==> job 9863 <==
// usb_interface_v1_0
module usb_interface_v1_0 #
(
	parameter RESET_CYCLES = 100,
	parameter  C_M00_AXI_START_DATA_VALUE	= 32'h00000000,
	parameter  C_M00_AXI_TARGET_SLAVE_BASE_ADDR	= 32'h00000000,
	parameter integer C_M00_AXI_ADDR_WIDTH	= 32,
	parameter integer C_M00_AXI_DATA_WIDTH	= 32,
	parameter integer C_M00_AXI_TRANSACTIONS_NUM	= 4
) (
	input wire [(8 - 1):0] usb_data_in,
	output wire [(8 - 1):0] usb_data_out,
	output wire usb_data_oe,
	input wire [(1 + 4 + 4 + 16)-8-1:0] usb_addr,
	input wire usb_rd_n,
	input wire usb_wr_n,
	input wire usb_ce_n,
	output wire sw_reset_n,
	input wire  m00_axi_aclk,
	input wire  m00_axi_aresetn,
	output wire [C_M00_AXI_ADDR_WIDTH-1 : 0] m00_axi_awaddr,
	output wire [2 : 0] m00_axi_awprot,
	output wire  m00_axi_awvalid,
	input wire  m00_axi_awready,
	output wire [C_M00_AXI_DATA_WIDTH-1 : 0] m00_axi_wdata,
	output wire [C_M00_AXI_DATA_WIDTH/8-1 : 0] m00_axi_wstrb,
	output wire  m00_axi_wvalid,
	input wire  m00_axi_wready,
	input wire [1 : 0] m00_axi_bresp,
	input wire  m00_axi_bvalid,
	output wire  m00_axi_bready,
	output wire [C_M00_AXI_ADDR_WIDTH-1 : 0] m00_axi_araddr,
	output wire [2 : 0] m00_axi_arprot,
	output wire  m00_axi_arvalid,
	input wire  m00_axi_arready,
	input wire [C_M00_AXI_DATA_WIDTH-1 : 0] m00_axi_rdata,
	input wire [1 : 0] m00_axi_rresp,
	input wire  m00_axi_rvalid,
	output wire  m00_axi_rready
);
clock: 3.05 ns
lec_check: 0
cap_margin: 20
core_margin: 2
core_utilization: 72
cts_cluster_diameter: 54
cts_cluster_size: 40
setup_slack_margin: -0.18
slew_margin: 20
run.sh (not shown) runs the stock make flow with config.mk's settings and CLKGATE_MAP_FILE=.
==> inputs of job 6128, as changes to job 9863 <==
--- a/flow/config.mk
+++ b/flow/config.mk
@@ -9,6 +9,4 @@
 export CORE_MARGIN = 2
-export CORE_UTILIZATION = 72
-export CTS_CLUSTER_DIAMETER = 54
-export CTS_CLUSTER_SIZE = 40
-export SETUP_SLACK_MARGIN = -0.18
+export CORE_UTILIZATION = 57
+export PLACE_DENSITY = 0.6
 export SLEW_MARGIN = 20
==> flow/constraint.sdc (replaced) <==
create_clock -name core_clock -period 5.49 [get_ports {m00_axi_aclk}]
set_input_delay 1.0980 -clock core_clock [delete_from_list [all_inputs] [get_ports {m00_axi_aclk}]]
set_output_delay 1.0980 -clock core_clock [all_outputs]
set_load 0.01 [all_outputs]
==> comparison <==
- Job 9863 completed and failed the layout checks on negative setup slack. Job 6128 completed with no timing, DRC or antenna violations.
- Of job 6128 and job 9863, job 9863 has the higher maximum frequency (gap 21%, measured against job 9863).
- Between job 9863 and job 6128, the lower non-clock buffer count is in job 6128 (gap 264).
- Against job 6128, the routed wire length of job 9863 is higher by about 5%.
- Design area: job 9863 is larger than job 6128 (3.4%).
- Against job 6128, the total power of job 9863 is larger by 77%.
- In job 6128 the hold slack is worse than in job 9863, by 67 ps.
- Against job 6128, the core utilization of job 9863 is higher by 20 points.
==> figures <==
                                                                   job 6128                   job 9863
Status                                                       finished clean   finished with violations
Reasons for failing layout checks                                         -       negative setup slack
Logic depth of the worst path, buffers included                          10                         13
Wire length of the first global-routing pass                      282000 µm                  292000 µm
Height of the chip                                                   333 µm                     297 µm
Flip-flop and latch share of the layout cell area                     47.3%                      45.8%
Cell at the slowest stage of the critical path     sky130_fd_sc_hd__and3b_1  sky130_fd_sc_hd__a311oi_4
Maximum operating frequency                                         240 MHz                    302 MHz
Ratio of total power to cell area                                340 nW/µm²                 581 nW/µm²
Final hold slack                                                     286 ps                     353 ps
IR Drop Worst-Case VDD                                               316 µV                     690 µV
Power attributed to sequential cells                               11400 µW                   20600 µW
Endpoints failing setup                                                   0                        613
Fill count                                                             8382                       4327
Seq pwr share                                                         47.9%                      49.0%
Arrival time worst endpoint                                         4860 ps                    3900 ps
Power and IR drop assume default switching activity.
